build 54:
Design ml_demodulator, start of the top module:
module ml_demodulator(
    i_clk,
    i_reset,
    i_trig,
    i_y_hat,
    i_r,
    i_rd_rdy,
    o_rd_vld,
    o_llr,
    o_hard_bit
);
For scale: roughly 540 flip-flops, about 490 I/O pins, ~64000 sq um of cells after synthesis.
clock: 5.7 ns
lec_check: 0
cap_margin: 0
core_margin: 2
core_utilization: 71
cts_cluster_size: 34
place_density: 0.6
slew_margin: 20
run.sh (not shown) runs the stock make flow with config.mk's settings and CLKGATE_MAP_FILE=.
The log for build 54 ends in clock tree synthesis with error DPL-0033, so the run never completed.
For build 77, these inputs were changed with respect to build 54:
Settings: a change of CORE_UTILIZATION from 71 to 64; a change of CAP_MARGIN from 0 to 20; a deleted CTS_CLUSTER_SIZE that had been 34; a deleted PLACE_DENSITY that had been 0.6; a change of the clock period (ns, I/O delays scaled along) from 5.7 to 4.57.
[summary]
- Build 77 failed in global routing with ODB-0269.
- Per the comparison of build 77 with build 54, floorplan core density now sits lower; last weighted congestion value of the routability-driven placer now smaller.
- Chip area in the Yosys report: build 77 vs build 54 identical
diff inputs: build 77 => build 65
Settings: CORE_UTILIZATION changed from 64 to 70; SETUP_SLACK_MARGIN newly set to -0.54; the clock period (ns, I/O delays scaled along) changed from 4.57 to 9.44.
Build 65 finished all stages; layout check result: FAIL, due to setup timing. Area of the chip came out lower on build 65 than on build 77. [compare] base=build 77 new=build 65: cell count after placement shows a reduction of 1460; width of the die went down; post-cts resize count decreased by 387 relative to the old numbers. On build 65: weighted congestion reported at the end of routability-driven placement is 1.0% lower than what build 77 gave.
The inputs of build 67 differ from those of build 65 as listed below.
Settings: changing CORE_UTILIZATION from 70 to 69; changing SETUP_SLACK_MARGIN from -0.54 to 2.44; setting CTS_CLUSTER_SIZE to 43 for the first time; changing the clock period (ns, I/O delays scaled along) from 9.44 to 8.24.
### Flow results
Build 67 terminated abnormally: global routing reported ODB-0269. Taking build 65 as the reference, in build 67 number of H-tree levels lost 1, floorplan die area picked up an extra 1.4%. For final RePlAce weighted congestion, build 67 and build 65 come out practically identical. Delta (build 67 minus build 65): total cells reported by yosys after synthesis closely matched the old numbers; instance tally after logic synthesis closely matched the old numbers; total clock buffers created by CTS decreased by about 8% relative to the old numbers.

## run A
ml_demodulator again, from the RTL that the note above started with.
==> flow/design.v (excerpt) <==
module ml_demodulator(
    i_clk,
    i_reset,
    i_trig,
    i_y_hat,
    i_r,
    i_rd_rdy,
    o_rd_vld,
    o_llr,
    o_hard_bit
);
make LEC_CHECK=0 CAP_MARGIN=0 CORE_MARGIN=2 CORE_UTILIZATION=72 CTS_CLUSTER_DIAMETER=29 CTS_CLUSTER_SIZE=34 PLACE_DENSITY=0.6 SETUP_SLACK_MARGIN=0.69 SLEW_MARGIN=20 finish   # period 5.7 ns
Run A did not run to completion, as it errored out during 4_1_cts.
The following lists how run B was set up differently from run A:
- an added TNS_END_PERCENT of 5
- a change of CTS_CLUSTER_DIAMETER from 29 to 192
- a change of CTS_CLUSTER_SIZE from 34 to 96
- a change of CAP_MARGIN from 0 to 15
- a deleted SETUP_SLACK_MARGIN that had been 0.69
- a change of the clock period (ns, I/O delays scaled along) from 5.7 to 7.51
==> results <==
Run status, run B: aborted in 5_1_grt, error GRT-0232. Floorplan die width essentially unchanged between run B and run A. Going from run A to run B, total standard cell area after synthesis now sits at about the same level; total instance count after detailed placement dropped about 3.3%; placement-stage worst setup slack climbed 1.77 ns; chip area estimate from yosys synthesis neither gained nor lost much. From run A to run B, gate count of the mapped netlist did not move at all.
Changes in run C relative to run B:
- swapping 72 for 16 in CORE_UTILIZATION
- clearing TNS_END_PERCENT, which used to be 5
- clearing CTS_CLUSTER_SIZE, which used to be 96
- swapping 15 for 20 in CAP_MARGIN
- clearing CTS_CLUSTER_DIAMETER, which used to be 192
- swapping 7.51 for 11.8 in the clock period (ns, I/O delays scaled along)
--- outcome ---
- Run C | stages: all done | timing, DRC, antenna: all pass
- Changes observed in run C relative to run B: number of placement rows climbed 122; post-synth design cell area barely changed.
- Total cell area at the placement stage is higher on run B
- Run C: full die area is about 340% higher than what run B reported.
- In run C relative to run B, placer's final routability congestion estimate had gone down by more than 10%.
- Sort run B and run C by effective utilization at floorplan asc -> top: run C
- Largest buffer count on any clock path came out exactly the same in run B and run C.
- From run B to run C, synthesized chip area reported by yosys did not move at all.
- Count of H-tree levels built during CTS ended up 2 higher on run C than on run B.
- Run C: number of buffers inserted during clock tree synthesis 57 above run B
The following lists how run D was set up differently from run C:
- CORE_UTILIZATION changed from 16 to 58
- the clock period (ns, I/O delays scaled along) changed from 11.8 to 8.89
==> results <==
Summed negative setup slack over all endpoints: run D lower than run C. Status: worst hold slack parity (run D, run C). In run D the implementation ran to completion but is not tape-out ready, as the final checks report setup timing. Delta (run D minus run C): final cell count saw a decrease, worst relative slew slack saw an increase, fraction of area in clock buffers and inverters saw a decrease, worst-case setup margin in the final layout saw a decrease. [compare] base=run C new=run D: fill cell total of the finished layout lost 35400, instance count on the critical path picked up an extra 5, post-cts repair resize count picked up an extra 213, arrival time at the worst endpoint lost 1.79 ns.

Starting RTL as in the previous note.
Settings: LEC_CHECK=0, CAP_MARGIN=20, CORE_MARGIN=2, CORE_UTILIZATION=72, MAX_ROUTING_LAYER=met4, PLACE_DENSITY_LB_ADDON=0.04, SETUP_SLACK_MARGIN=2.77, SLEW_MARGIN=20; clock period 9.97 ns.
The first run completed and failed the layout checks on negative setup slack.
Next try:
Settings changed: CORE_UTILIZATION 72 to 44, MAX_ROUTING_LAYER met4 to default, PLACE_DENSITY from default to 0.6, PLACE_DENSITY_LB_ADDON 0.04 to default, SETUP_SLACK_MARGIN 2.77 to default.
Clock period 9.97 ns to 10.7 ns, I/O delays scaled along.
Now the flow finished clean. Final cell count rose by 6.7%. Clock skew fell by 0.014 ns. Wire length fell by 15%. Die size rose by 63%. Via count fell by 13%. Cell area fell by 4.5%. Synthesized area stays the same.
Next try:
Settings changed: CORE_UTILIZATION 44 to 66, CTS_CLUSTER_DIAMETER from default to 95, MAX_ROUTING_LAYER from default to met4.
Clock period 10.7 ns to 8.9 ns, I/O delays scaled along.
Effect:
- The new run completed and failed the layout checks on negative setup slack
- cell count climbs by 1.2%
- sequential cell count does not change
- die area went down by 33%
- first-iteration DRC count goes up by 78%
- sequential share of layout area shrinks by 2.0 points
- wire length goes up by 12%
- cell area rose by 12%
- via count came out higher by 14%
- maximum frequency rose by 3.6%
- global-route usage went up by 17 points
Next try:
Settings changed: CORE_UTILIZATION 66 to 40, CTS_CLUSTER_DIAMETER 95 to default, MAX_ROUTING_LAYER met4 to default.
Clock period 8.9 ns to 10.7 ns, I/O delays scaled along.
The changed run completed with no timing, DRC or antenna violations.
Clock-buffer cell count grows by 4.
Wire length decreases by 11%.
Utilization falls by 38 points.
Synthesized area does not change.
Worst setup slack gets better by 1.4 ns.
Via count falls by 13%.
Sequential share of layout area rose by 2.0 points.
Next try:
Settings changed: ABC_AREA from default to 1, CORE_MARGIN 2 to 7, PLACE_DENSITY 0.6 to default, SLEW_MARGIN 20 to 0.
Clock period 10.7 ns to 8.51 ns, I/O delays scaled along.
This time the run ran to the end with violations: negative setup slack.
Global-route usage grows by 2.0 points.
Via count climbs by 31%.
Routed wire length is higher by 25%.
Setup slack degrades by 0.65 ns.
Clock skew went down by 0.037 ns.
Area after synthesis rises by 6.7%.
Cell area rises by 24%.
Register-to-register slack is worse by 0.65 ns.
Next try:
Settings changed: ABC_AREA 1 to default, CORE_MARGIN 7 to 2, CORE_UTILIZATION 40 to 70, MAX_ROUTING_LAYER from default to met4, PLACE_DENSITY from default to 0.6, SLEW_MARGIN 0 to 20.
Clock period 8.51 ns to 8.81 ns, I/O delays scaled along.
=> The changed run aborted during global routing (5_1_grt); die area falls by about 50%; area after synthesis falls by about 6%; synthesized cell count falls by 24%.
